==> inputs of v20 <==
Design gca_dlnv, start of the top module:
module gca_dlnv(
    input [31:0]    coord0,
    input [31:0]    coord1,
    input           ld,
    input           step,
    input           CLK,
    output          FC,
    output [20:0]   ADDR
);
Settings: LEC_CHECK=0, ABC_AREA=1, CAP_MARGIN=15, CELL_PAD_IN_SITES_GLOBAL_PLACEMENT=1, CORE_ASPECT_RATIO=1.45, CORE_MARGIN=5, CORE_UTILIZATION=32, CTS_CLUSTER_DIAMETER=356, GPL_ROUTABILITY_DRIVEN=1, GPL_TIMING_DRIVEN=1, MIN_ROUTING_LAYER=met2, PLACE_DENSITY_LB_ADDON=0.18, SLEW_MARGIN=20, TNS_END_PERCENT=55; clock period 4.27 ns.
run.sh (not shown) runs the stock make flow with config.mk's settings and CLKGATE_MAP_FILE=.
==> inputs of v34, as changes to v20 <==
==> flow/config.mk (replaced) <==
export PLATFORM = sky130hd
export DESIGN_NAME = gca_dlnv
export DESIGN_NICKNAME = gca_dlnv
export VERILOG_FILES = /design/flow/design.v
export SDC_FILE = /design/flow/constraint.sdc
export NUM_CORES = 4
export LEC_CHECK = 0
export CAP_MARGIN = 15
export CORE_MARGIN = 2
export CORE_UTILIZATION = 72
export SETUP_SLACK_MARGIN = -0.27
export SLEW_MARGIN = 20
==> flow/constraint.sdc (replaced) <==
create_clock -name core_clock -period 3.9 [get_ports {CLK}]
set_input_delay 0.7800 -clock core_clock [delete_from_list [all_inputs] [get_ports {CLK}]]
set_output_delay 0.7800 -clock core_clock [all_outputs]
set_load 0.01 [all_outputs]
==> flow_metrics.py <==
# Auto-generated metrics
metrics = {
    "outcome": {
        "run_status": "failed layout checks",
        "so_faults": "negative setup slack",
    },
    "sta": {
        "setup_ws_ns": -0.122,
        "finalSetupViolations": 2,
    },
    "floorplan": {
        "die_y_um": 124,
    },
    "global_route": {
        "use_met2_pct": 64.1,
    },
    "layout": {
        "fin_cells": 1537,
    },
    "flow_run": {
        "warnings": 74,
    },
}
(the above is from v34)
==> flow_metrics.py <==
# Auto-generated metrics
metrics = {
    "layout": {
        "fin_cells": 2204,
    },
    "sta": {
        "finalSetupViolations": 0,
        "setup_ws_ns": 0.490,
    },
    "global_route": {
        "use_met2_pct": 41.8,
    },
    "outcome": {
        "run_status": "complete, no violations",
    },
}
(the above is from v20)

* * *

==> inputs of run a <==
gca_dlnv again, from the RTL that the note above started with.
clock: 3.22 ns
lec_check: 0
cap_margin: 20
cell_pad_in_sites_global_placement: 1
core_aspect_ratio: 0.74
core_margin: 2
core_utilization: 42
cts_cluster_diameter: 131
cts_cluster_size: 89
place_density_lb_addon: 0.23
slew_margin: 20
tns_end_percent: 10
==> run b (differences from run a) <==
- CELL_PAD_IN_SITES_GLOBAL_PLACEMENT: 1 -> default
- CORE_ASPECT_RATIO: 0.74 -> default
- CORE_UTILIZATION: 42 -> 72
- CTS_CLUSTER_DIAMETER: 131 -> 41
- CTS_CLUSTER_SIZE: 89 -> default
- HOLD_SLACK_MARGIN: default -> -0.1
- PLACE_DENSITY_LB_ADDON: 0.23 -> default
- TNS_END_PERCENT: 10 -> 40
==> flow/constraint.sdc (replaced) <==
create_clock -name core_clock -period 3.78 [get_ports {CLK}]
set_input_delay 0.7560 -clock core_clock [delete_from_list [all_inputs] [get_ports {CLK}]]
set_output_delay 0.7560 -clock core_clock [all_outputs]
set_load 0.01 [all_outputs]
==> comparison table <==
quantity	run b	run a
First drt pass iteration count	6	7
DP Area	11600 sq um	12800 sq um
Latency at later pin	0.35 ns	0.36 ns
Total die size	15400 sq um	25900 sq um
Via count of the first global-routing pass	9858	9607
Tightest Pin Transition	0.665 ns	0.756 ns
Maximum number of pins on one net before global-route repair	37	62
Mean routed wirelength per cell	18.7 microns	16.9 microns
Post-route worst setup slack	-0.0703 ns	-0.594 ns
Total non-filler cell area in the finished layout	12000 sq um	13400 sq um
GR Layer Usage met3	0.0852	0.0299
Run status	failed layout checks	failed layout checks
Layout check failures	setup timing	setup timing
WL met3	2100 microns	1320 microns
Die boundary width	124 microns	187 microns
Core Util at FP	0.740	0.426
Share of cell area taken by flip-flops and latches	0.164	0.146
Via density per instance	6.50	5.38
Number of standard cells in the layout, taps in and fillers out	1557	1844
Clock period minus worst slack	3.85 ns	3.81 ns
Proportion of final cell area spent on non-clock buffers	0.110	0.177
MI comb area	7780 sq um	8000 sq um
Area taken by flip-flops and latches	1960 sq um	1960 sq um
DP Worst Slack	-0.256 ns	-0.556 ns

* * *

==> job 2790 <==
Starting RTL as in the previous note.
make LEC_CHECK=0 ABC_AREA=1 CAP_MARGIN=10 CORE_MARGIN=2 CORE_UTILIZATION=69 CTS_CLUSTER_DIAMETER=50 CTS_CLUSTER_SIZE=16 GPL_ROUTABILITY_DRIVEN=0 GPL_TIMING_DRIVEN=1 MIN_ROUTING_LAYER=met1 PLACE_DENSITY=0.35 SLEW_MARGIN=30 TNS_END_PERCENT=5 finish   # period 4.19 ns
==> inputs of job 9172, as changes to job 2790 <==
- ABC_AREA: 1 -> 0
- CORE_UTILIZATION: 69 -> 68
- CTS_CLUSTER_DIAMETER: 50 -> 363
- CTS_CLUSTER_SIZE: 16 -> 47
- PLACE_DENSITY: 0.35 -> default
- PLACE_DENSITY_LB_ADDON: default -> 0.18
- SETUP_SLACK_MARGIN: default -> 1.02
- TNS_END_PERCENT: 5 -> 50
==> flow/constraint.sdc (replaced) <==
create_clock -name core_clock -period 3.99 [get_ports {CLK}]
set_input_delay 0.7980 -clock core_clock [delete_from_list [all_inputs] [get_ports {CLK}]]
set_output_delay 0.7980 -clock core_clock [all_outputs]
set_load 0.01 [all_outputs]
==> notes <==
- Die area: job 9172 is smaller than job 2790 (5.4%).
- Between job 2790 and job 9172, the lower register-to-register slack is in job 9172 (gap 0.84 ns).
- Between job 2790 and job 9172, the lower global-route usage is in job 2790 (gap 0.42 points).
- Against job 9172, the non-clock buffer count of job 2790 is lower by 114.
- Against job 2790, the hold slack of job 9172 is higher by 0.056 ns.
- Between job 9172 and job 2790, the lower sequential share of layout area is in job 9172 (gap 1.0 points).
- Against job 2790, the critical path depth of job 9172 is higher by 4.
- Job 2790 passed the timing, design-rule and antenna checks. Job 9172 finished with negative setup slack left.
- Against job 9172, the count of clock-buffer cells in the layout of job 2790 is lower by 2.
==> figures <==
quantity	job 9172	job 2790
Routed Wire Length	40,800 um	31,700 um
Multi-input gate area	8330 um2	7990 um2
Crit path capture type	flip-flop	output port
Buffers excl. clock	200	86
Portion of the post-synthesis area used by sequential elements	18.9%	17.6%
Met3 track demand over resource	6.28%	9.12%
Share of Yosys cell area claimed by the top area cell type	19.1%	17.8%
Startpoint of the worst hold path	x0[7]$_DFF_P_	y0[15]$_DFF_P_
Average wire per standard cell	25.3 um	16.2 um
Wire length of the first global-routing pass	49,200 um	50,500 um
Fill cell count	736	1,275
Outcome	finished with violations	no timing/DRC/antenna violations
Reasons for failing layout checks	negative setup slack	-
Adder-Cell Fraction of Synth Area	21.0%	19.6%
Share of cell area taken by flip-flops and latches	15.1%	16.1%
Logic depth of the worst register-to-register path	16	17
Clock buffer and inverter area fraction after layout	2.14%	2.48%
Number of OpenROAD warnings	74	73
Arrival time of the worst setup path	4.49 ns	2.93 ns

* * *

==> exp/pepper: inputs <==
==> flow/design.v <==
module gca_dlnv(
    input [31:0]    coord0,
    input [31:0]    coord1,
    input           ld,
    input           step,
    input           CLK,
    output          FC,
    output [20:0]   ADDR
);
    reg         [15:0] x0;
    reg         [15:0] y0;
    wire        [15:0] x1;
    wire        [15:0] y1;
    reg  signed [15:0] dx, dy;
    reg  signed [15:0] sx, sy;
    reg  signed [15:0] error;
    wire signed [15:0] e2;
    assign x1 = {5'b0, coord1[10:0]};
    assign y1 = {6'b0, coord1[20:11]};
    assign e2 = error <<< 1;
    assign ADDR = {y0[9:0], x0[10:0]};
    assign FC = !ld && (x0 == x1 && y0 == y1 || e2 >= dy && x0 == x1 || e2 <= dx && y0 == y1);
    always @(posedge CLK) begin
        if(ld) begin
            x0 <= {5'b0, coord0[10:0]};
            y0 <= {6'b0, coord0[20:11]};
            sx <= (x0 > x1) ? -16'd1 : 16'd1;
            sy <= (y0 > y1) ? -16'd1 : 16'd1;
            dx <= (x0 < x1) ? (x1 - x0) : (x0 - x1);
            dy <= (y1 < y0) ? (y1 - y0) : (y0 - y1);
            error <= dx + dy;
        end
        if(step && !ld) begin
            if(e2 >= dy) x0 <= x0 + sx;
            if(e2 <= dx) y0 <= y0 + sy;
            if(e2 >= dy && e2 <= dx)
                error <= error + dx + dy;
            else if(e2 >= dy)
                error <= error + dy;
            else if(e2 <= dx)
                error <= error + dx;
        end
    end
endmodule
==> flow/run.sh <==
#!/bin/bash
# the make line also repeats each setting of config.mk as NAME=value (left out here)
make -C /OpenROAD-flow-scripts/flow DESIGN_CONFIG=/design/flow/config.mk WORK_HOME=/design/flow/orfs CLKGATE_MAP_FILE= finish
==> flow/config.mk <==
export PLATFORM = sky130hd
export DESIGN_NAME = gca_dlnv
export DESIGN_NICKNAME = gca_dlnv
export VERILOG_FILES = /design/flow/design.v
export SDC_FILE = /design/flow/constraint.sdc
export NUM_CORES = 4
export LEC_CHECK = 0
export CAP_MARGIN = 20
export CORE_MARGIN = 7
export CORE_UTILIZATION = 30
export CTS_CLUSTER_DIAMETER = 100
export CTS_CLUSTER_SIZE = 15
export PLACE_DENSITY = 0.91
export SLEW_MARGIN = 20
export TNS_END_PERCENT = 5
==> flow/constraint.sdc <==
create_clock -name core_clock -period 5.0 [get_ports {CLK}]
set_input_delay 1.0000 -clock core_clock [delete_from_list [all_inputs] [get_ports {CLK}]]
set_output_delay 1.0000 -clock core_clock [all_outputs]
set_load 0.01 [all_outputs]
==> inputs of exp/quartz, as changes to exp/pepper <==
Settings changed: CAP_MARGIN 20 to 30, CORE_MARGIN 7 to 2, CORE_UTILIZATION 30 to 72, CTS_CLUSTER_DIAMETER 100 to 32, CTS_CLUSTER_SIZE 15 to 80, PLACE_DENSITY 0.91 to default, PLACE_DENSITY_LB_ADDON from default to 0.04, SETUP_SLACK_MARGIN from default to 0.53, TNS_END_PERCENT 5 to default.
==> flow/constraint.sdc (replaced) <==
create_clock -name core_clock -period 4.13 [get_ports {CLK}]
set_input_delay 0.8260 -clock core_clock [delete_from_list [all_inputs] [get_ports {CLK}]]
set_output_delay 0.8260 -clock core_clock [all_outputs]
set_load 0.01 [all_outputs]
==> inputs of exp/juniper, as changes to exp/pepper <==
Settings changed: CAP_MARGIN 20 to 35, CORE_MARGIN 7 to 2, CORE_UTILIZATION 30 to 72, CTS_CLUSTER_DIAMETER 100 to 41, CTS_CLUSTER_SIZE 15 to default, HOLD_SLACK_MARGIN from default to -0.1, TNS_END_PERCENT 5 to 40.
==> flow/constraint.sdc (replaced) <==
create_clock -name core_clock -period 3.7 [get_ports {CLK}]
set_input_delay 0.7400 -clock core_clock [delete_from_list [all_inputs] [get_ports {CLK}]]
set_output_delay 0.7400 -clock core_clock [all_outputs]
set_load 0.01 [all_outputs]
==> deck_impl_summary.md <==
Synthesis and Place & Route Summary

Die
  – # Taps: 180
  – DIE WIDTH: 124 um

Layout
  – Logic area: 7880 um^2
  – Final Util: 85.1%
  – Final instance area: 11900 um^2

Run status
  – Outcome: no timing/DRC/antenna violations

Critical path
  – R2R setup slack: 0.26 ns
  – Worst r2r src: dx[1]$_DFFE_PP_

Timing
  – Final Critical Period: 3.87 ns
-- figures above: exp/quartz

==> deck_impl_summary.md <==
Synthesis and Place & Route Summary

Run status
  – Outcome: no timing/DRC/antenna violations

Critical path
  – Worst r2r src: dx[0]$_DFFE_PP_
  – R2R setup slack: 0.63 ns

Die
  – DIE WIDTH: 200 um

Layout
  – Logic area: 7690 um^2
  – Final instance area: 11700 um^2

Timing
  – Final Critical Period: 4.61 ns
-- figures above: exp/pepper

==> deck_impl_summary.md <==
Synthesis and Place & Route Summary

Run status
  – Outcome: failed layout checks
  – Layout Check Fails: setup timing

Timing
  – Final Worst Setup Slack: -0.147 ns
  – Final setup viols: 4
  – Final Critical Period: 3.85 ns

Die
  – DIE WIDTH: 124 um
  – # Taps: 180

Layout
  – Final instance area: 12100 um^2
  – Logic area: 7820 um^2

Hold path
  – Worst Hold Path EP: x0[15]$_DFF_P_

Critical path
  – Worst r2r src: dx[1]$_DFFE_PP_
  – R2R setup slack: -0.15 ns
-- figures above: exp/juniper

